==> inputs of run M <==
Design ADDER_TREE, start of the top module:
 module ADDER_TREE#(parameter DATA_IN_WIDTH = 8,DATA_OUT_WIDTH = 16)
							(clk,rst_n,ena,data_in1,data_in2,data_out,done,	pipe
							);
make LEC_CHECK=0 CAP_MARGIN=5 CORE_MARGIN=2 CORE_UTILIZATION=69 CTS_CLUSTER_DIAMETER=371 CTS_CLUSTER_SIZE=15 SETUP_SLACK_MARGIN=-0.16 SLEW_MARGIN=20 finish   # period 2.05 ns
run.sh (not shown) runs the stock make flow with config.mk's settings and CLKGATE_MAP_FILE=.
==> run H (differences from run M) <==
- ABC_AREA: not set -> 1
- CAP_MARGIN: 5 -> 20
- CORE_UTILIZATION: 69 -> 72
- CTS_CLUSTER_DIAMETER: 371 -> 361
- CTS_CLUSTER_SIZE: 15 -> 14
- PLACE_DENSITY_LB_ADDON: not set -> 0.07
- SETUP_SLACK_MARGIN: -0.16 -> 0.05
- TNS_END_PERCENT: not set -> 80
==> flow/constraint.sdc (replaced) <==
create_clock -name core_clock -period 1.69 [get_ports {clk}]
set_input_delay 0.3380 -clock core_clock [delete_from_list [all_inputs] [get_ports {clk}]]
set_output_delay 0.3380 -clock core_clock [all_outputs]
set_load 0.01 [all_outputs]
==> comparison <==
Via count: run M is lower than run H (25%). In flip-flop count, run H and run M do not differ. Against run M, the combinational power of run H is larger by 42%. Run M reached the layout checks and failed them: negative setup slack. Run H finished but failed the layout checks on negative setup slack. Die area: run H is lower than run M (about 2.6%).

---

==> job 3863 <==
ADDER_TREE again, from the RTL that the note above started with.
Settings: LEC_CHECK=0, ABC_AREA=1, CAP_MARGIN=20, CORE_MARGIN=2, CORE_UTILIZATION=72, CTS_CLUSTER_DIAMETER=345, CTS_CLUSTER_SIZE=14, PLACE_DENSITY_LB_ADDON=0.03, SETUP_SLACK_MARGIN=-0.16, SLEW_MARGIN=20; clock period 1.69 ns.
==> inputs of job 3827, as changes to job 3863 <==
ABC_AREA = not set   (was 1)
CORE_ASPECT_RATIO = 0.6   (was not set)
CORE_UTILIZATION = 65   (was 72)
CTS_CLUSTER_DIAMETER = 87   (was 345)
CTS_CLUSTER_SIZE = not set   (was 14)
GPL_TIMING_DRIVEN = 1   (was not set)
MAX_ROUTING_LAYER = met5   (was not set)
MIN_ROUTING_LAYER = met1   (was not set)
PLACE_DENSITY_LB_ADDON = 0.18   (was 0.03)
SETUP_SLACK_MARGIN = not set   (was -0.16)
TNS_END_PERCENT = 85   (was not set)
==> flow/constraint.sdc (replaced) <==
create_clock -name core_clock -period 4.0 [get_ports {clk}]
set_input_delay 0.8000 -clock core_clock [delete_from_list [all_inputs] [get_ports {clk}]]
set_output_delay 0.8000 -clock core_clock [all_outputs]
set_load 0.01 [all_outputs]
==> inputs of job 9540, as changes to job 3863 <==
CTS_CLUSTER_DIAMETER = 91   (was 345)
PLACE_DENSITY_LB_ADDON = 0.06   (was 0.03)
SETUP_SLACK_MARGIN = 0.3   (was -0.16)
==> flow/constraint.sdc (replaced) <==
create_clock -name core_clock -period 1.8 [get_ports {clk}]
set_input_delay 0.3600 -clock core_clock [delete_from_list [all_inputs] [get_ports {clk}]]
set_output_delay 0.3600 -clock core_clock [all_outputs]
set_load 0.01 [all_outputs]
==> summary of the runs <==
Of job 9540 and job 3827, job 9540 has the higher wire length (gap about 50%, measured against job 3827).
Job 9540 finished clean. Job 3863 ran to the end with violations: negative setup slack. Job 3827 finished clean.
Against job 3863, the final cell count of job 9540 is larger by about 2%.
Against job 3827, the synthesized cell count of job 3863 is higher by about 45%.
The lowest design area belongs to job 3827, the highest to job 9540.
Sequential power: job 3827 < job 9540 < job 3863.
The lowest total power belongs to job 3827, the highest to job 9540.
Via count: job 3827 < job 3863 < job 9540.
Core utilization: job 9540 > job 3863 > job 3827.

---

==> v31: inputs <==
ADDER_TREE again, from the RTL that the note above started with.
==> flow/design.v (excerpt) <==
 module ADDER_TREE#(parameter DATA_IN_WIDTH = 8,DATA_OUT_WIDTH = 16)
							(clk,rst_n,ena,data_in1,data_in2,data_out,done,	pipe
							);
clock: 3.79 ns
lec_check: 0
cap_margin: 5
core_aspect_ratio: 1.21
core_margin: 2
core_utilization: 31
max_routing_layer: met5
place_density_lb_addon: 0.05
slew_margin: 20
==> inputs of v23, as changes to v31 <==
==> flow/config.mk (replaced) <==
export PLATFORM = sky130hd
export DESIGN_NAME = ADDER_TREE
export DESIGN_NICKNAME = ADDER_TREE
export VERILOG_FILES = /design/flow/design.v
export SDC_FILE = /design/flow/constraint.sdc
export NUM_CORES = 4
export LEC_CHECK = 0
export ABC_AREA = 1
export CAP_MARGIN = 20
export CORE_MARGIN = 2
export CORE_UTILIZATION = 72
export SLEW_MARGIN = 20
==> flow/constraint.sdc (replaced) <==
create_clock -name core_clock -period 1.72 [get_ports {clk}]
set_input_delay 0.3440 -clock core_clock [delete_from_list [all_inputs] [get_ports {clk}]]
set_output_delay 0.3440 -clock core_clock [all_outputs]
set_load 0.01 [all_outputs]
==> results.txt <==
On the backend side, the flow ran end to end.

The cell-mix breakdown from Yosys lists the XOR/XNOR area share as 0.956%. The data-path buffer share of cell area in the final layout stands at ~5.5%. The initial core utilization stands at between 70% and 80%. The critical path ends at Adder_reg1_3[7]$_DFFE_PN0P_. Subtracting the final worst setup slack from the clock period gives 1.79 ns. The finished design was reported to have a net count of 1785. In this run the power spent charging and discharging nets is a little over 7000 uW. The multi-input combinational cell count stands at roughly 1100. Across all stage logs, warnings added up to 29. The routability congestion estimate stands at about 0.92. The synthesized netlist net count stands at around 1700.

The number of well taps stands at ~230. Once routing completed, OpenROAD measured the worst setup slack at -0.0747 ns. The detailed router reports a met2 wire length of roughly 17000 um.

The count of final setup violators stands at 3. The flow ran to the end, but the layout failed its checks. Per the layout area report, the combinational gate area comes to between 0.005 and 0.006 mm2. The fraction of met2 tracks used by global routing stands at between 50% and 60%.

The report lists the violated layout checks as setup timing.
That was v23.
==> results.txt <==
On the backend side, the flow ran end to end.

Per the detail_route log, met2 wirelength is ~13000 um. The number of well taps stands at approximately 560. The net count of the finished layout stands at 1244. The routability congestion estimate stands at 0.691.

The HPWL reported at the end of detailed placement stands at ~19000 um. The count of final setup violators stands at 0. The critical path ends at pipe[2].

The xor and xnor fraction of the mapped netlist area stands at between 2 and 2.5%. The number of multi-input combinational cells in the layout is a little under 700. Global routing used about a fifth of the available met2 tracks. The run finished with no timing, DRC or antenna violations. The total grt overflow stands at 0. The switching power stands at roughly 2800 uW.
That was v31.

---

==> try-tundra <==
ADDER_TREE again, from the RTL that the note above started with.
==> flow/config.mk <==
export PLATFORM = sky130hd
export DESIGN_NAME = ADDER_TREE
export DESIGN_NICKNAME = ADDER_TREE
export VERILOG_FILES = /design/flow/design.v
export SDC_FILE = /design/flow/constraint.sdc
export NUM_CORES = 4
export LEC_CHECK = 0
export ABC_AREA = 1
export CAP_MARGIN = 20
export CORE_MARGIN = 2
export CORE_UTILIZATION = 72
export CTS_CLUSTER_DIAMETER = 364
export CTS_CLUSTER_SIZE = 14
export HOLD_SLACK_MARGIN = 0.3
export PLACE_DENSITY_LB_ADDON = 0.06
export SETUP_SLACK_MARGIN = 0.3
export SLEW_MARGIN = 20
==> flow/constraint.sdc <==
create_clock -name core_clock -period 1.7 [get_ports {clk}]
set_input_delay 0.3400 -clock core_clock [delete_from_list [all_inputs] [get_ports {clk}]]
set_output_delay 0.3400 -clock core_clock [all_outputs]
set_load 0.01 [all_outputs]
==> try-juniper (differences from try-tundra) <==
==> flow/config.mk (replaced) <==
export PLATFORM = sky130hd
export DESIGN_NAME = ADDER_TREE
export DESIGN_NICKNAME = ADDER_TREE
export VERILOG_FILES = /design/flow/design.v
export SDC_FILE = /design/flow/constraint.sdc
export NUM_CORES = 4
export LEC_CHECK = 0
export CAP_MARGIN = 20
export CORE_MARGIN = 2
export CORE_UTILIZATION = 32
export SLEW_MARGIN = 20
==> flow/constraint.sdc (replaced) <==
create_clock -name core_clock -period 3.04 [get_ports {clk}]
set_input_delay 0.6080 -clock core_clock [delete_from_list [all_inputs] [get_ports {clk}]]
set_output_delay 0.6080 -clock core_clock [all_outputs]
set_load 0.01 [all_outputs]
==> results <==
Highest routed layer: try-juniper met4; try-tundra met5
Number of buffers inserted by post-CTS setup repair: try-juniper 0; try-tundra 54
Run status: try-juniper no timing/DRC/antenna violations; try-tundra complete, but fails checks
Violated checks: try-juniper -; try-tundra negative setup slack
Sequential share of cell area: try-juniper 47.6%; try-tundra 42.7%
Inverters, non-clock: try-juniper 78; try-tundra 178
Global-route track usage on met3: try-juniper 1.99%; try-tundra 5.18%
Adder and majority gate portion of the synthesized area: try-juniper 6.68%; try-tundra 6.58%
Total via count in the routed design: try-juniper 8,156; try-tundra 13.7k
Floorplan core area: try-juniper 0.0419 mm^2; try-tundra 0.0187 mm^2
Int Power: try-juniper 8.56 mW; try-tundra 15.2 mW
Final cycle utilization of the critical path: try-juniper 85.3%; try-tundra 112%
Largest net degree at the start of global routing: try-juniper 75; try-tundra 103
Multi-input logic cell count: try-juniper 690; try-tundra 1,101
Post-place setup slack: try-juniper 819 ps; try-tundra 29.5 ps
Average detailed-routed wire length per instance: try-juniper 14.9 um; try-tundra 24.7 um
Layer with the highest usage: try-juniper met1; try-tundra met2
Part of the Yosys area used for sequential elements: try-juniper 54.8%; try-tundra 53.9%
Sw power: try-juniper 3.49 mW; try-tundra 10.0 mW
Routability congestion estimate: try-juniper 0.787; try-tundra 0.933

---

==> inputs of raven <==
Starting RTL as in the previous note.
make LEC_CHECK=0 CAP_MARGIN=20 CORE_ASPECT_RATIO=1.52 CORE_MARGIN=3 CORE_UTILIZATION=40 CTS_CLUSTER_SIZE=96 SLEW_MARGIN=20 finish   # period 3.05 ns
==> xenon (differences from raven) <==
--- a/flow/config.mk
+++ b/flow/config.mk
@@ -6,8 +6,8 @@
 export NUM_CORES = 4
 export LEC_CHECK = 0
+export ABC_AREA = 1
 export CAP_MARGIN = 20
-export CORE_ASPECT_RATIO = 1.52
-export CORE_MARGIN = 3
-export CORE_UTILIZATION = 40
-export CTS_CLUSTER_SIZE = 96
+export CORE_MARGIN = 2
+export CORE_UTILIZATION = 72
+export CTS_CLUSTER_DIAMETER = 395
 export SLEW_MARGIN = 20
==> flow/constraint.sdc (replaced) <==
create_clock -name core_clock -period 1.7 [get_ports {clk}]
set_input_delay 0.3400 -clock core_clock [delete_from_list [all_inputs] [get_ports {clk}]]
set_output_delay 0.3400 -clock core_clock [all_outputs]
set_load 0.01 [all_outputs]
==> harbor (differences from raven) <==
--- a/flow/config.mk
+++ b/flow/config.mk
@@ -7,7 +7,7 @@
 export LEC_CHECK = 0
 export CAP_MARGIN = 20
-export CORE_ASPECT_RATIO = 1.52
-export CORE_MARGIN = 3
-export CORE_UTILIZATION = 40
-export CTS_CLUSTER_SIZE = 96
+export CORE_MARGIN = 2
+export CORE_UTILIZATION = 66
+export CTS_CLUSTER_DIAMETER = 102
+export CTS_CLUSTER_SIZE = 24
 export SLEW_MARGIN = 20
==> flow/constraint.sdc (replaced) <==
create_clock -name core_clock -period 1.95 [get_ports {clk}]
set_input_delay 0.3900 -clock core_clock [delete_from_list [all_inputs] [get_ports {clk}]]
set_output_delay 0.3900 -clock core_clock [all_outputs]
set_load 0.01 [all_outputs]
==> impl_metrics.csv <==
group,metric,value,unit
floorplanning,placeableCoreArea,0.0331,mm²
run_status,run_status,"finished clean",
finish,layoutNonFillerInstCount,1593,
logic_synthesis,synth.cellmix.adderShare,6.68,%
setup_path,worst_r2r_startpoint,"M_reg_ls1_2[1]$_DFFE_PN0P_",
The numbers above come from raven.

==> impl_metrics.csv <==
group,metric,value,unit
floorplanning,placeableCoreArea,0.0187,mm²
place,placed_cells_incl_taps,1891,
final_timing,post_route_worst_setup_slack,-0.0542,ns
run_status,run_status,"failed layout checks",
finish,layoutNonFillerInstCount,1968,
logic_synthesis,synth.cellmix.adderShare,6.58,%
run_status,so_faults,"setup timing",
final_timing,setup_viol_count_final,3,
setup_path,worst_r2r_startpoint,"M_reg_ls1_2[1]$_DFFE_PN0P_",
The numbers above come from xenon.

==> impl_metrics.csv <==
group,metric,value,unit
final_timing,post_route_worst_setup_slack,-0.0535,ns
run_status,so_faults,"setup timing",
logic_synthesis,synth.cellmix.adderShare,6.68,%
run_status,run_status,"failed layout checks",
setup_path,worst_r2r_startpoint,"M_reg_ls1_4[1]$_DFFE_PN0P_",
finish,layoutNonFillerInstCount,1455,
final_timing,setup_viol_count_final,4,
floorplanning,placeableCoreArea,0.0202,mm²
The numbers above come from harbor.


---

==> run a <==
ADDER_TREE again, from the RTL that the note above started with.
clock: 3.04 ns
lec_check: 0
cap_margin: 20
core_margin: 2
core_utilization: 40
slew_margin: 20
==> run b: changes against run a <==
==> flow/constraint.sdc (replaced) <==
create_clock -name core_clock -period 4.0 [get_ports {clk}]
set_input_delay 0.8000 -clock core_clock [delete_from_list [all_inputs] [get_ports {clk}]]
set_output_delay 0.8000 -clock core_clock [all_outputs]
set_load 0.01 [all_outputs]
==> run c: changes against run a <==
Settings changed: ABC_AREA from default to 1, CORE_UTILIZATION 40 to 72, CTS_CLUSTER_DIAMETER from default to 191, SETUP_SLACK_MARGIN from default to -0.11, TNS_END_PERCENT from default to 80.
==> flow/constraint.sdc (replaced) <==
create_clock -name core_clock -period 1.69 [get_ports {clk}]
set_input_delay 0.3380 -clock core_clock [delete_from_list [all_inputs] [get_ports {clk}]]
set_output_delay 0.3380 -clock core_clock [all_outputs]
set_load 0.01 [all_outputs]
==> run d: changes against run a <==
Settings changed: CORE_UTILIZATION 40 to 72, SETUP_SLACK_MARGIN from default to -0.05.
==> flow/constraint.sdc (replaced) <==
create_clock -name core_clock -period 1.8 [get_ports {clk}]
set_input_delay 0.3600 -clock core_clock [delete_from_list [all_inputs] [get_ports {clk}]]
set_output_delay 0.3600 -clock core_clock [all_outputs]
set_load 0.01 [all_outputs]
==> changes_impl.md <==
## Implementation

- Result of the run: complete, but fails checks
- Violated layout checks: negative setup slack
- Total of endpoints with negative setup slack in the final report: 17
- Timing endpoint of the critical path: Adder_reg1_3[9]
- Smallest setup slack after layout: -143 ps
- Clock-pin slew reported for the worst setup and hold paths after clock tree synthesis: 60 ps
[end of results for run c]
==> changes_impl.md <==
## Implementation

- Result of the run: complete, but fails checks
- Total of endpoints with negative setup slack in the final report: 27
- Violated layout checks: negative setup slack
- Clock-pin slew reported for the worst setup and hold paths after clock tree synthesis: 70 ps
- Timing endpoint of the critical path: Adder_reg1_1[7]
- Worst stage delay on the critical path: 400 ps
- Smallest setup slack after layout: -276 ps
[end of results for run d]
==> changes_impl.md <==
## Implementation

- Clock-pin slew reported for the worst setup and hold paths after clock tree synthesis: 60 ps
- Smallest setup slack after layout: 976 ps
- Result of the run: finished clean
- XOR/XNOR Fraction of Synth Area: 2.07%
- Dominant register cell in the synthesized netlist: sky130_fd_sc_hd__dfrtp_1
- Total number of yosys warnings: 1
- Timing endpoint of the critical path: pipe[4]
- Total of endpoints with negative setup slack in the final report: 0
[end of results for run b]
==> changes_impl.md <==
## Implementation

- Synthesized area per cell: 12.0 um^2
- Smallest setup slack after layout: 492 ps
- Post-synth tally of flip-flops with integrated enable: 0
- Timing endpoint of the critical path: pipe[5]
- DR vias: 8,102
- Result of the run: finished clean
- Clock-pin slew reported for the worst setup and hold paths after clock tree synthesis: 50 ps
- Number of buffers and inverters on the critical path: 1
- Total of endpoints with negative setup slack in the final report: 0
[end of results for run a]

---

==> build 9: inputs <==
==> flow/design.v <==
 module ADDER_TREE#(parameter DATA_IN_WIDTH = 8,DATA_OUT_WIDTH = 16)
							(clk,rst_n,ena,data_in1,data_in2,data_out,done,	pipe
							);
 input clk,rst_n,ena;
 input [DATA_IN_WIDTH - 1:0] data_in1,data_in2;
 output [DATA_OUT_WIDTH:0] data_out;
 output done;
 reg signed done;
 reg signed [DATA_OUT_WIDTH:0] data_out;
output [6:0] pipe;
reg signed [6:0] pipe;
wire data_in2_b0,data_in2_b1,data_in2_b2,data_in2_b3,data_in2_b4,data_in2_b5,data_in2_b6,data_in2_b7;
wire [DATA_IN_WIDTH - 1:0] M_wire0,M_wire1,M_wire2,M_wire3,M_wire4,M_wire5,M_wire6,M_wire7;
reg signed  [DATA_IN_WIDTH - 1:0] M_reg0,M_reg1,M_reg2,M_reg3,M_reg4,M_reg5,M_reg6,M_reg7;
reg signed  [DATA_IN_WIDTH:0] M_reg_ls1_0,M_reg_ls1_1,M_reg_ls1_2,M_reg_ls1_3,M_reg_ls1_4,M_reg_ls1_5,M_reg_ls1_6,M_reg_ls1_7;
reg signed  [DATA_IN_WIDTH + 1:0] Adder_reg1_0,Adder_reg1_1,Adder_reg1_2,Adder_reg1_3;
reg signed  [DATA_IN_WIDTH + 3:0] Adder_reg1_ls2_0,Adder_reg1_ls2_1,Adder_reg1_ls2_2,Adder_reg1_ls2_3,Adder_reg2_0,Adder_reg2_1;
reg signed  [DATA_IN_WIDTH + DATA_IN_WIDTH - 1:0] Adder_reg2_ls4_0,Adder_reg2_ls4_1;
reg signed  [DATA_IN_WIDTH + DATA_IN_WIDTH - 1:0] Adder_reg3_1;
assign data_in2_b0 = data_in2[0];
assign data_in2_b1 = data_in2[1];
assign data_in2_b2 = data_in2[2];
assign data_in2_b3 = data_in2[3];
assign data_in2_b4 = data_in2[4];
assign data_in2_b5 = data_in2[5];
assign data_in2_b6 = data_in2[6];
assign data_in2_b7 = data_in2[7];
assign M_wire0 = data_in2_b0 ? data_in1 : 0;
assign M_wire1 = data_in2_b1 ? data_in1 : 0;
assign M_wire2 = data_in2_b2 ? data_in1 : 0;
assign M_wire3 = data_in2_b3 ? data_in1 : 0;
assign M_wire4 = data_in2_b4 ? data_in1 : 0;
assign M_wire5 = data_in2_b5 ? data_in1 : 0;
assign M_wire6 = data_in2_b6 ? data_in1 : 0;
assign M_wire7 = data_in2_b7 ? data_in1 : 0;
always @(posedge clk or negedge rst_n)
  begin
    if(!rst_n)
	   begin
		   M_reg0 <= 0;
			M_reg1 <= 0;
			M_reg2 <= 0;
			M_reg3 <= 0;
			M_reg4 <= 0;
			M_reg5 <= 0;
			M_reg6 <= 0;
			M_reg7 <= 0;
			pipe[0] <= 0;
		end
	 else
	   begin
		  if(ena)
		    begin
			   M_reg0 <= M_wire0;
				M_reg1 <= M_wire1;
				M_reg2 <= M_wire2;
				M_reg3 <= M_wire3;
				M_reg4 <= M_wire4;
				M_reg5 <= M_wire5;
				M_reg6 <= M_wire6;
				M_reg7 <= M_wire7;
				pipe[0] <= 1;
			 end
		end
  end
always @(posedge clk or negedge rst_n)
  begin
    if(!rst_n)
	   begin
		   M_reg_ls1_0 <= 0;
			M_reg_ls1_1 <= 0;
			M_reg_ls1_2 <= 0;
			M_reg_ls1_3 <= 0;
			M_reg_ls1_4 <= 0;
			M_reg_ls1_5 <= 0;
			M_reg_ls1_6 <= 0;
			M_reg_ls1_7 <= 0;
			pipe[1] <= 0;
		end
	 else
	   begin
		  if(pipe[0])
		    begin
			   M_reg_ls1_0 <= M_reg0;
				M_reg_ls1_1 <= {M_reg1[7:0],1'b0};
				M_reg_ls1_2 <= M_reg2;
				M_reg_ls1_3 <= {M_reg3[7:0],1'b0};
				M_reg_ls1_4 <= M_reg4;
				M_reg_ls1_5 <= {M_reg5[7:0],1'b0};
				M_reg_ls1_6 <= M_reg6;
				M_reg_ls1_7 <= {M_reg7[7:0],1'b0};
				pipe[1] <= 1;
			 end
		end
  end
always @(posedge clk or negedge rst_n)
  begin
    if(!rst_n)
	   begin
		   Adder_reg1_0 <= 0;
			Adder_reg1_1 <= 0;
			Adder_reg1_2 <= 0;
			Adder_reg1_3 <= 0;
			pipe[2] <= 0;
		end
	 else
	   begin
		  if(pipe[1])
		    begin
			   Adder_reg1_0 <= M_reg_ls1_0 + M_reg_ls1_1;
				Adder_reg1_1 <= M_reg_ls1_2 + M_reg_ls1_3;
				Adder_reg1_2 <= M_reg_ls1_4 + M_reg_ls1_5;
				Adder_reg1_3 <= M_reg_ls1_6 + M_reg_ls1_7;
				pipe[2] <= 1;
			 end
		end
  end
always @(posedge clk or negedge rst_n)
  begin
    if(!rst_n)
	   begin
		   Adder_reg1_ls2_0 <= 0;
			Adder_reg1_ls2_1 <= 0;
			Adder_reg1_ls2_2 <= 0;
			Adder_reg1_ls2_3 <= 0;
			pipe[3] <= 0;
		end
	 else
	   begin
		  if(pipe[2])
		    begin
			   Adder_reg1_ls2_0 <= Adder_reg1_0;
				Adder_reg1_ls2_1 <= {Adder_reg1_1[9:0],2'b0};
				Adder_reg1_ls2_2 <= Adder_reg1_2;
				Adder_reg1_ls2_3 <= {Adder_reg1_3[9:0],2'b0};
				pipe[3] <= 1;
			 end
		end
  end
 always @(posedge clk or negedge rst_n)
  begin
    if(!rst_n)
	   begin
		   Adder_reg2_0 <= 0;
			Adder_reg2_1 <= 0;
			pipe[4] <= 0;
		end
	 else
	   begin
		  if(pipe[3])
		    begin
			   Adder_reg2_0 <= Adder_reg1_ls2_0 + Adder_reg1_ls2_1;
				Adder_reg2_1 <= Adder_reg1_ls2_2 + Adder_reg1_ls2_3;
				pipe[4] <= 1;
			 end
		end
  end
  always @(posedge clk or negedge rst_n)
  begin
    if(!rst_n)
	   begin
		   Adder_reg2_ls4_0 <= 0;
		   Adder_reg2_ls4_1 <= 0;
			pipe[5] <= 0;
		end
	 else
	   begin
		  if(pipe[4])
		    begin
				Adder_reg2_ls4_0 <= Adder_reg2_0;
				Adder_reg2_ls4_1 <= {Adder_reg2_1[11:0],4'b0};
				pipe[5] <= 1;
			 end
		end
  end
 always @(posedge clk or negedge rst_n)
  begin
    if(!rst_n)
	   begin
		   Adder_reg3_1 <= 0;
			pipe[6] <= 0;
		end
	 else
	   begin
		  if(pipe[5])
		    begin
			   Adder_reg3_1 <= Adder_reg2_ls4_0 + Adder_reg2_ls4_1;
				pipe[6] <= 1;
			 end
		end
  end
always @(posedge clk or negedge rst_n)
  begin
    if(!rst_n)
	   begin
		  data_out <= 0;
		  done <= 0; 
		end
	 else
	   begin
		  if(pipe[6])
		    begin
			  data_out <= Adder_reg3_1;
			  done <= 1'b1;
			 end
		end
  end
 endmodule 
==> flow/run.sh <==
#!/bin/bash
# the make line also repeats each setting of config.mk as NAME=value (left out here)
make -C /OpenROAD-flow-scripts/flow DESIGN_CONFIG=/design/flow/config.mk WORK_HOME=/design/flow/orfs CLKGATE_MAP_FILE= finish
==> flow/config.mk <==
export PLATFORM = sky130hd
export DESIGN_NAME = ADDER_TREE
export DESIGN_NICKNAME = ADDER_TREE
export VERILOG_FILES = /design/flow/design.v
export SDC_FILE = /design/flow/constraint.sdc
export NUM_CORES = 4
export LEC_CHECK = 0
export ABC_AREA = 1
export CAP_MARGIN = 20
export CORE_MARGIN = 2
export CORE_UTILIZATION = 72
export CTS_CLUSTER_DIAMETER = 118
export SLEW_MARGIN = 20
==> flow/constraint.sdc <==
create_clock -name core_clock -period 1.7 [get_ports {clk}]
set_input_delay 0.3400 -clock core_clock [delete_from_list [all_inputs] [get_ports {clk}]]
set_output_delay 0.3400 -clock core_clock [all_outputs]
set_load 0.01 [all_outputs]
==> build 34: changes against build 9 <==
Settings changed: ABC_AREA 1 to unset, CORE_UTILIZATION 72 to 70, CTS_CLUSTER_DIAMETER 118 to unset, CTS_CLUSTER_SIZE set to 36, SETUP_SLACK_MARGIN set to 0.72.
==> flow/constraint.sdc (replaced) <==
create_clock -name core_clock -period 2.67 [get_ports {clk}]
set_input_delay 0.5340 -clock core_clock [delete_from_list [all_inputs] [get_ports {clk}]]
set_output_delay 0.5340 -clock core_clock [all_outputs]
set_load 0.01 [all_outputs]
==> results <==
In build 34 the final cell count is smaller than in build 9, by 26%.
In build 9 the total power is higher than in build 34, by 57%.
In build 34 the clock power is lower than in build 9, by about 34%.
First-iteration DRC count: build 9 is higher than build 34 (67%).
Between build 9 and build 34, the lower die area is in build 9 (gap 1.2%, measured against build 34).
Clock skew: build 9 is higher than build 34 (0.00073 ns).
Build 9 ran to the end with violations: setup timing. Build 34 passed the timing, design-rule and antenna checks.
Against build 34, the final area of build 9 is higher by 1.7%.
Power and IR drop assume default switching activity.
